## clock
module clock(
    input clk,
    input rst,
    input adjust, up, up_ten,
    input h24, world_clock,
    input usa, england, spain,
    input sw_stopwatch,
    input sw_timer,
    input sw_alarm_set,
    input btn_stp_start,
    input btn_stp_reset,
    input btn_alarm_toggle,
    input btn_alarm_stop,
    output [7:0] seg_data, seg_com, seg7,
    output am, pm,
    output led4, led6, led8, 
    output LCD_RS, LCD_RW, LCD_E,
    output [7:0] LCD_DATA,
    output [3:0] rgb_r,
    output piezo_out 
    );
For scale: roughly 310 flip-flops, ~62 I/O pins, about 0.021 mm^2 of cells after synthesis.
Settings: LEC_CHECK=0, ABC_AREA=1, CAP_MARGIN=20, CORE_MARGIN=2, CORE_UTILIZATION=71, CTS_CLUSTER_DIAMETER=206, PLACE_DENSITY=0.35, SETUP_SLACK_MARGIN=-0.83, SLEW_MARGIN=20, TNS_END_PERCENT=80; clock period 10.3 ns.
run.sh (not shown) runs the stock make flow with config.mk's settings and CLKGATE_MAP_FILE=.
The starting point ran to the end with violations: setup timing.
Rerun with:
CORE_UTILIZATION = 65   (was 71)
CTS_CLUSTER_DIAMETER = unset   (was 206)
PLACE_DENSITY = unset   (was 0.35)
SETUP_SLACK_MARGIN = unset   (was -0.83)
TNS_END_PERCENT = unset   (was 80)
clock period = 12.4 ns   (was 10.3 ns; I/O delays follow)
Outcome: The changed run went through all stages and came out clean. Hold slack is worse by 0.026 ns. Critical path depth shrinks by 3. Final area decreases by 2.9%. Clock skew goes up by 0.018 ns. Clock-buffer cell count grows by 3. Routed wire length shrinks by 17%. Flip-flop count stays the same.
Rerun with:
CAP_MARGIN = 10   (was 20)
CORE_UTILIZATION = 72   (was 65)
CTS_CLUSTER_SIZE = 96   (was unset)
clock period = 10.4 ns   (was 12.4 ns; I/O delays follow)
Outcome:
- This time the run completed, yet does not pass: setup timing
- die area decreases by about 10%
- final area goes up by about 2.3%
- global-route usage grows by 7.7 points
Rerun with:
ABC_AREA = unset   (was 1)
CAP_MARGIN = 20   (was 10)
CORE_UTILIZATION = 10   (was 72)
CTS_CLUSTER_SIZE = unset   (was 96)
clock period = 22.0 ns   (was 10.4 ns; I/O delays follow)
Effect: This time the run completed without violations. Setup slack gains 4.4 ns. Final area went up slightly. Worst hold slack loses 0.054 ns. Wire length went down by roughly a tenth. Die size went up to 7.0 times its value. Global-route usage went down by 40 points. Synthesized area is about the same.
Rerun with:
CORE_UTILIZATION = 65   (was 10)
clock period = 13.7 ns   (was 22.0 ns; I/O delays follow)
=> The new run produced a clean layout; core utilization climbs by 63 points; global-route usage climbs by 32 points; routed wire length is lower by a few percent.

* * *

== cedar ==
clock again, from the RTL that the note above started with.
## clock
module clock(
    input clk,
    input rst,
    input adjust, up, up_ten,
    input h24, world_clock,
    input usa, england, spain,
    input sw_stopwatch,
    input sw_timer,
    input sw_alarm_set,
    input btn_stp_start,
    input btn_stp_reset,
    input btn_alarm_toggle,
    input btn_alarm_stop,
    output [7:0] seg_data, seg_com, seg7,
    output am, pm,
    output led4, led6, led8, 
    output LCD_RS, LCD_RW, LCD_E,
    output [7:0] LCD_DATA,
    output [3:0] rgb_r,
    output piezo_out 
    );
Settings: LEC_CHECK=0, ABC_AREA=0, CAP_MARGIN=20, CORE_MARGIN=6, CORE_UTILIZATION=52, CTS_CLUSTER_SIZE=33, MIN_ROUTING_LAYER=met1, SETUP_SLACK_MARGIN=4.92, SLEW_MARGIN=20; clock period 20.3 ns.
What quartz does differently from cedar at the input level:
==> flow/config.mk <==
export PLATFORM = sky130hd
export DESIGN_NAME = clock
export DESIGN_NICKNAME = clock
export VERILOG_FILES = /design/flow/design.v
export SDC_FILE = /design/flow/constraint.sdc
export NUM_CORES = 4
export LEC_CHECK = 0
export ABC_AREA = 1
export CAP_MARGIN = 20
export CORE_MARGIN = 2
export CORE_UTILIZATION = 71
export PLACE_DENSITY_LB_ADDON = 0.27
export SETUP_SLACK_MARGIN = 2.39
export SLEW_MARGIN = 20
==> flow/constraint.sdc <==
create_clock -name core_clock -period 17.7 [get_ports {clk}]
set_input_delay 3.5400 -clock core_clock [delete_from_list [all_inputs] [get_ports {clk}]]
set_output_delay 3.5400 -clock core_clock [all_outputs]
set_load 0.01 [all_outputs]
### Flow results
Compare cedar and quartz | area fraction in mux cells lower: quartz. Against cedar, vertical die dimension in quartz fell by more than 10%. Diff cedar -> quartz: post-synthesis xor/xnor area fraction went down, met2 wire length moved up, die area went down by 32%. Hold slack: quartz vs cedar up 0.048 ns. Summary — layout multi-input combinational cell count, quartz relative to cedar: higher, by 4.8%. Number of ordinary inverters in the final layout: quartz vs cedar up 410. Looking at final cycle utilization of the critical path across cedar and quartz, the one that comes out higher is quartz.
What ember does differently from quartz at the input level:
--- a/flow/config.mk
+++ b/flow/config.mk
@@ -6,9 +6,9 @@
 export NUM_CORES = 4
 export LEC_CHECK = 0
-export ABC_AREA = 1
 export CAP_MARGIN = 20
 export CORE_MARGIN = 2
 export CORE_UTILIZATION = 71
-export PLACE_DENSITY_LB_ADDON = 0.27
-export SETUP_SLACK_MARGIN = 2.39
+export CTS_CLUSTER_DIAMETER = 218
+export CTS_CLUSTER_SIZE = 22
+export SETUP_SLACK_MARGIN = 1.63
 export SLEW_MARGIN = 20
==> flow/constraint.sdc <==
create_clock -name core_clock -period 13.5 [get_ports {clk}]
set_input_delay 2.7000 -clock core_clock [delete_from_list [all_inputs] [get_ports {clk}]]
set_output_delay 2.7000 -clock core_clock [all_outputs]
set_load 0.01 [all_outputs]
Findings:
Combinational fraction of the cell area ended up 6.6 points higher on ember than on quartz. From quartz to ember the numbers moved as follows: clock network contribution to total cell area now sits lower; routed length per instance +26%; synthesized area held; non-clock buffer count +120%. Initial antenna violation count, ember and quartz: smaller value in quartz. quartz ended up with more cell instances than ember did.
### ember -> onyx
--- a/flow/config.mk
+++ b/flow/config.mk
@@ -8,7 +8,6 @@
 export CAP_MARGIN = 20
 export CORE_MARGIN = 2
-export CORE_UTILIZATION = 71
+export CORE_UTILIZATION = 65
 export CTS_CLUSTER_DIAMETER = 218
-export CTS_CLUSTER_SIZE = 22
 export SETUP_SLACK_MARGIN = 1.63
 export SLEW_MARGIN = 20
==> flow/constraint.sdc <==
create_clock -name core_clock -period 10.6 [get_ports {clk}]
set_input_delay 2.1200 -clock core_clock [delete_from_list [all_inputs] [get_ports {clk}]]
set_output_delay 2.1200 -clock core_clock [all_outputs]
set_load 0.01 [all_outputs]
--- outcome ---
- onyx: complete, dirty (negative setup slack)
- From ember to onyx the numbers moved as follows: area of the chip now sits higher; hold-critical path depth flat; clock-cell share of area up 2.0 points.
- The final reports for onyx and ember show routed wire length higher in the former.
- Final cell area: onyx above ember
- | estimated wirelength of the detail-placed design | onyx vs ember | 8.5% higher |
- ember vs onyx, origin of the worst setup path: u_counter.cur_h_ten[1]$_DFFE_PP0P_ vs u_counter.cur_h_ten[3]$_DFFE_PP0P_
The inputs of violet differ from those of onyx as listed below.
--- a/flow/config.mk
+++ b/flow/config.mk
@@ -6,8 +6,12 @@
 export NUM_CORES = 4
 export LEC_CHECK = 0
+export ABC_AREA = 1
 export CAP_MARGIN = 20
 export CORE_MARGIN = 2
-export CORE_UTILIZATION = 65
+export CORE_UTILIZATION = 72
 export CTS_CLUSTER_DIAMETER = 218
+export CTS_CLUSTER_SIZE = 14
+export HOLD_SLACK_MARGIN = -0.08
+export PLACE_DENSITY_LB_ADDON = 0.28
 export SETUP_SLACK_MARGIN = 1.63
 export SLEW_MARGIN = 20
==> flow/constraint.sdc <==
create_clock -name core_clock -period 12.7 [get_ports {clk}]
set_input_delay 2.5400 -clock core_clock [delete_from_list [all_inputs] [get_ports {clk}]]
set_output_delay 2.5400 -clock core_clock [all_outputs]
set_load 0.01 [all_outputs]
==> results <==
- [flow] violet | stages: complete | final checks: fail | reason: negative setup slack
- onyx finished every stage; the final checks, however, were not passed, the failures being negative setup slack.
- Compared with onyx, final non-filler cell area in violet decreased by a few percent.
- Diff onyx -> violet | final cell count | up by a little under 10%
- Count of clock-buffer cells in the layout: violet vs onyx identical
- Of violet and onyx, violet shows the lower met1 track utilization from global routing, with onyx above it.
- Note that the per-cell via count in the routed design recorded for violet amounts to 0.909 times the value seen in onyx.
[inputs] lagoon vs violet
==> flow/config.mk <==
export PLATFORM = sky130hd
export DESIGN_NAME = clock
export DESIGN_NICKNAME = clock
export VERILOG_FILES = /design/flow/design.v
export SDC_FILE = /design/flow/constraint.sdc
export NUM_CORES = 4
export LEC_CHECK = 0
export CAP_MARGIN = 20
export CORE_MARGIN = 2
export CORE_UTILIZATION = 52
export SLEW_MARGIN = 20
==> flow/constraint.sdc <==
create_clock -name core_clock -period 11.5 [get_ports {clk}]
set_input_delay 2.3000 -clock core_clock [delete_from_list [all_inputs] [get_ports {clk}]]
set_output_delay 2.3000 -clock core_clock [all_outputs]
set_load 0.01 [all_outputs]
==> comparison <==
Critical path endpoint: seg_data[0] -> violet, seg_data[3] -> lagoon. Every stage of lagoon finished as expected; the final checks, on the other hand, flagged negative setup slack, which means the layout fails. Of violet and lagoon, the run reporting the lower overall routed net length was lagoon. From violet to lagoon the numbers moved as follows: final area shows an increase of about 6%, post-synthesis cell type count now sits higher, setup slack went down, synthesized chip area reported by yosys barely changed. lagoon vs. violet: number of stages on the worst setup path went down by 39%. From violet to lagoon the numbers moved as follows: vertical die dimension picked up an extra 17%; flip-flop count neither gained nor lost much.
